v15:
==> flow/design.v <==
module pokey_advanced (
    input clk,               
    input enable_179mhz,     
    input reset_n,           
    input [3:0] addr,        
    input [7:0] din,         
    input we,                
    output reg audio_pwm     
);
    reg [7:0] audf [0:3];  
    reg [7:0] audc [0:3];  
    reg [7:0] audctl;      
    reg [3:0]  poly4;
    reg [4:0]  poly5;
    reg [16:0] poly17; 
    reg [15:0] counter [0:3]; 
    reg [3:0]  chan_out;    
    reg [4:0] count_64k;    
    reg [6:0] count_15k;    
    reg tick_64khz;
    reg tick_15khz;
    always @(posedge clk) begin
        tick_64khz <= 0;
        tick_15khz <= 0;
        if (!reset_n) begin
            count_64k <= 0;
            count_15k <= 0;
        end else if (enable_179mhz) begin
            if (count_64k == 27) begin  
                count_64k <= 0;
                tick_64khz <= 1;
            end else begin
                count_64k <= count_64k + 1;
            end
            if (count_15k == 113) begin  
                count_15k <= 0;
                tick_15khz <= 1;
            end else begin
                count_15k <= count_15k + 1;
            end
        end
    end
    always @(posedge clk) begin
        if (!reset_n) begin
            audctl <= 0;
            audc[0]<=0; audc[1]<=0; audc[2]<=0; audc[3]<=0;
            audf[0]<=0; audf[1]<=0; audf[2]<=0; audf[3]<=0;
        end else if (we) begin
            case (addr)
                0: audf[0] <= din;
                1: audc[0] <= din;
                2: audf[1] <= din;
                3: audc[1] <= din;
                4: audf[2] <= din;
                5: audc[2] <= din;
                6: audf[3] <= din;
                7: audc[3] <= din;
                8: audctl <= din;
            endcase
        end
    end
    wire p4_next = !(poly4[3] ^ poly4[2]);
    wire p5_next = !(poly5[4] ^ poly5[2]);
    wire p17_next = !(poly17[16] ^ poly17[4]);
    always @(posedge clk) begin
        if (!reset_n) begin
            poly4 <= 4'b1011;
            poly5 <= 5'b10101;
            poly17 <= 17'b10101010101010101;
        end else if (enable_179mhz) begin
            poly4 <= {poly4[2:0], p4_next};
            poly5 <= {poly5[3:0], p5_next};
            poly17 <= {poly17[15:0], p17_next};
        end
    end
    wire link_12 = audctl[4];
    wire link_34 = audctl[3];
    wire use_15khz = audctl[0];  
    integer i;
    reg channel_tick;  
    always @(posedge clk) begin
        if (!reset_n) begin
            counter[0] <= 0; counter[1] <= 0; counter[2] <= 0; counter[3] <= 0;
            chan_out <= 0;
        end else
        for (i=0; i<4; i=i+1) begin
            channel_tick = (use_15khz) ? tick_15khz : tick_64khz;
            if (i == 0 && audctl[6]) channel_tick = enable_179mhz;
            if (i == 2 && audctl[5]) channel_tick = enable_179mhz;
            if (channel_tick) begin
                if (!((i==1 && link_12) || (i==3 && link_34))) begin
                    if (counter[i] == 0) begin
                        if (i==0 && link_12) 
                            counter[i] <= {audf[1], audf[0]}; 
                        else if (i==2 && link_34) 
                            counter[i] <= {audf[3], audf[2]}; 
                        else 
                            counter[i] <= audf[i];
                        case (audc[i][7:5])
                            3'b000: chan_out[i] <= poly17[16] && poly5[4];  
                            3'b001: chan_out[i] <= poly5[4];                
                            3'b010: chan_out[i] <= poly17[16] && poly5[4]; 
                            3'b011: chan_out[i] <= poly5[4];               
                            3'b100: chan_out[i] <= poly17[16];              
                            3'b101: chan_out[i] <= ~chan_out[i];            
                            3'b110: chan_out[i] <= poly17[16];             
                            3'b111: chan_out[i] <= ~chan_out[i];            
                        endcase
                    end else begin
                        counter[i] <= counter[i] - 1;
                    end
                end
            end
        end
    end
    reg [5:0] mixed_audio; 
    integer k;
    always @(*) begin
        mixed_audio = 0;
        for (k=0; k<4; k=k+1) begin
            if (chan_out[k]) begin
                mixed_audio = mixed_audio + audc[k][3:0];
            end
        end
    end
    reg [5:0] pwm_counter;
    always @(posedge clk) begin
        if (!reset_n) begin
            pwm_counter <= 0;
            audio_pwm <= 0;
        end else begin
            pwm_counter <= pwm_counter + 1;
            audio_pwm <= (pwm_counter < mixed_audio);
        end
    end
endmodule
make LEC_CHECK=0 ABC_AREA=1 CAP_MARGIN=20 CORE_MARGIN=2 CORE_UTILIZATION=72 CTS_CLUSTER_DIAMETER=386 CTS_CLUSTER_SIZE=14 PLACE_DENSITY_LB_ADDON=0.19 SLEW_MARGIN=20 finish   # period 2.89 ns
run.sh (not shown) runs the stock make flow with config.mk's settings and CLKGATE_MAP_FILE=.
In v15 the implementation ran to completion but is not tape-out ready, as the final checks report negative setup slack.
diff inputs: v15 => v21
- changing CTS_CLUSTER_SIZE from 14 to 24
- setting MAX_ROUTING_LAYER to met5 for the first time
- setting MIN_ROUTING_LAYER to met1 for the first time
- changing PLACE_DENSITY_LB_ADDON from 0.19 to 0.15
- setting SETUP_SLACK_MARGIN to 0.82 for the first time
- changing CAP_MARGIN from 20 to 0
- setting CORE_ASPECT_RATIO to 1.27 for the first time
- changing CTS_CLUSTER_DIAMETER from 386 to 113
Layout-stage area growth over the synthesis result: v21 vs v15 down 0.60 points
Utilization was higher in v15 than in v21.
The run with more setup slack is v21; v15 has less.
v21 does better than v15 on total length of routed wires.
No crash in v21: every stage finished, but the layout fails its final checks due to negative setup slack.
As far as cell count is concerned, v15 and v21 perform about the same.
Modified inputs, v16 compared to v21
- putting TNS_END_PERCENT at 45 where nothing was set
- swapping 113 for 129 in CTS_CLUSTER_DIAMETER
- swapping 24 for 81 in CTS_CLUSTER_SIZE
Findings:
v16 had finished all stages when the layout checks came back failing, citing negative setup slack.
Diff v16..v21 | die size | negligible
Post-synthesis compound-gate area fraction essentially unchanged between v16 and v21.
There was hardly any difference in number of instances in the synthesized netlist between v21 and v16.
Comparing v21 with v16, the largest stage delay on the critical path came out essentially unchanged.
Delta (v16 minus v21): average wire length per cell after detail routing about even; post-route minimum period about even.
## Diff of input files: v17 against v16
- clearing CORE_ASPECT_RATIO, which used to be 1.27
- clearing TNS_END_PERCENT, which used to be 45
- clearing MAX_ROUTING_LAYER, which used to be met5
- swapping 0 for 20 in CAP_MARGIN
- swapping 0.82 for -0.07 in SETUP_SLACK_MARGIN
- swapping 81 for 14 in CTS_CLUSTER_SIZE
- swapping 0.15 for 0.01 in PLACE_DENSITY_LB_ADDON
- clearing CTS_CLUSTER_DIAMETER, which used to be 129
- clearing MIN_ROUTING_LAYER, which used to be met1
- clearing ABC_AREA, which used to be 1
Findings:
Summary: with v16 as the reference, global-route wire length before repair in v17 moved down by a few percent.
Compared with v16, v17 has less setup slack.
Growth of design area from synthesis to finish was higher in the run labelled v16.
Sequential power delta (v16 -> v17): insignificant
The clock transition at the registers of the reported paths was comparable across v16 and v17.
Going from v16 to v17, clock-buffer cell count went down; transition time of the tightest slew-check pin went up; shortest period the worst path allows went up; routed wire length went down; global-route usage went down.
For v16, the cell with the biggest individual delay on the critical path was dfxtp_2, unlike v17, where it was fa_2.
Final checks on v17, whose flow otherwise completed, came back failing, citing negative setup slack.
No crash in v16: every stage finished, but the layout fails its final checks due to negative setup slack.
Input-level comparison between v48 and v17:
- CORE_UTILIZATION changed from 72 to 69
- PLACE_DENSITY_LB_ADDON removed (was 0.01)
- CTS_CLUSTER_SIZE removed (was 14)
- ABC_AREA newly set to 1
- PLACE_DENSITY newly set to 0.39
- SETUP_SLACK_MARGIN removed (was -0.07)
[summary]
Summary: with v17 as the reference, achievable clock frequency in v48 moved up by more than 10%.
Diff v17 -> v48: setup slack after layout moved up, wire length reported by the detailed router higher.
Compare v48 and v17 | post-detailed-placement half-perimeter wirelength higher: v48
Going from v17 to v48, the power was found to have gone up by about 9%.
Lower effective utilization at floorplan among v48 and v17: v48
Reported for v48 and v17, hold path depth turned out identical to the last digit.
Taking v17 as the reference point, the number of search-and-repair iterations in the first detailed-routing pass of v48 rises by 2.
STATUS run=v48 STAGES=ALL_DONE FINAL_CHECKS=FAILED CAUSE=negative setup slack
Summary: with v17 as the reference, average wire per standard cell in v48 moved down by more than 10%.


## juniper
Starts from the design.v that is shown in full above.
Settings: LEC_CHECK=0, CAP_MARGIN=20, CORE_MARGIN=2, CORE_UTILIZATION=68, CTS_CLUSTER_DIAMETER=345, CTS_CLUSTER_SIZE=100, SLEW_MARGIN=20; clock period 6.0 ns.
The final layout from juniper, which completed every stage, passed the timing, DRC and antenna checks at the end of the flow.
Input changes introduced in amber (baseline for comparison: juniper):
- CTS_CLUSTER_SIZE no longer set, was 100
- CORE_UTILIZATION now 66, was 68
- CTS_CLUSTER_DIAMETER no longer set, was 345
- the clock period (ns, I/O delays scaled along) now 3.95, was 6.0
--- outcome ---
Every stage of amber finished as expected; the final checks, on the other hand, flagged negative setup slack, which means the layout fails.
Between amber and juniper, relative area change from synthesis to final layout is higher for amber, juniper comes in under that.
Changes observed in amber relative to juniper: first-iteration DRC count shows an increase of 1.1%, number of buffers inserted by post-CTS setup repair went up.
For nickel, these inputs were changed with respect to amber:
- swapping 20 for 15 in CAP_MARGIN
- putting SETUP_SLACK_MARGIN at 0.91 where nothing was set
- putting CTS_CLUSTER_SIZE at 41 where nothing was set
- swapping 3.95 for 4.82 in the clock period (ns, I/O delays scaled along)
nickel completed end to end with timing, DRC and antenna clean. Compared with amber, nickel shows post-route minimum period higher by 0.079 ns. Placed cell count (nickel vs. amber) decreases slightly. Summary of nickel over amber: power moved down; via count of the first global-routing pass lost 1.2%.
Modified inputs, zinc compared to nickel
- ABC_AREA now 1, previously not set
- CAP_MARGIN now 20, was 15
- CTS_CLUSTER_SIZE no longer set, was 41
- SETUP_SLACK_MARGIN no longer set, was 0.91
- CORE_UTILIZATION now 50, was 66
- the clock period (ns, I/O delays scaled along) now 4.01, was 4.82
Findings:
- zinc leaves less setup margin than nickel.
- Re combinational cell fraction of total power: nickel was lower than zinc.
- Going from nickel to zinc, total power grew by more than a quarter.
- Min design area across nickel and zinc: nickel
- Slowest cell on the critical path: dfxtp_4 -> nickel, fa_2 -> zinc
- Cell count after synthesis, nickel and zinc, higher one = zinc.
> inputs changed (zinc -> onyx)
- changing CORE_UTILIZATION from 50 to 72
- setting PLACE_DENSITY to 0.42 for the first time
- changing the clock period (ns, I/O delays scaled along) from 4.01 to 2.97
### Flow results
The layout from onyx, despite a flow that completed every stage, fails the layout checks, with the failing checks listed as negative setup slack.
Power sits higher in onyx than in zinc.
Setup WNS zinc -> onyx: worse
Share of the cycle needed by the critical path after routing came out higher on onyx than on zinc.
Sort onyx and zinc by minimum clock period desc -> top: zinc
Between onyx and zinc, it is onyx whose placed cell count is lower, by 41.
No activity file was given, so power comes from the tool's default toggle rates.
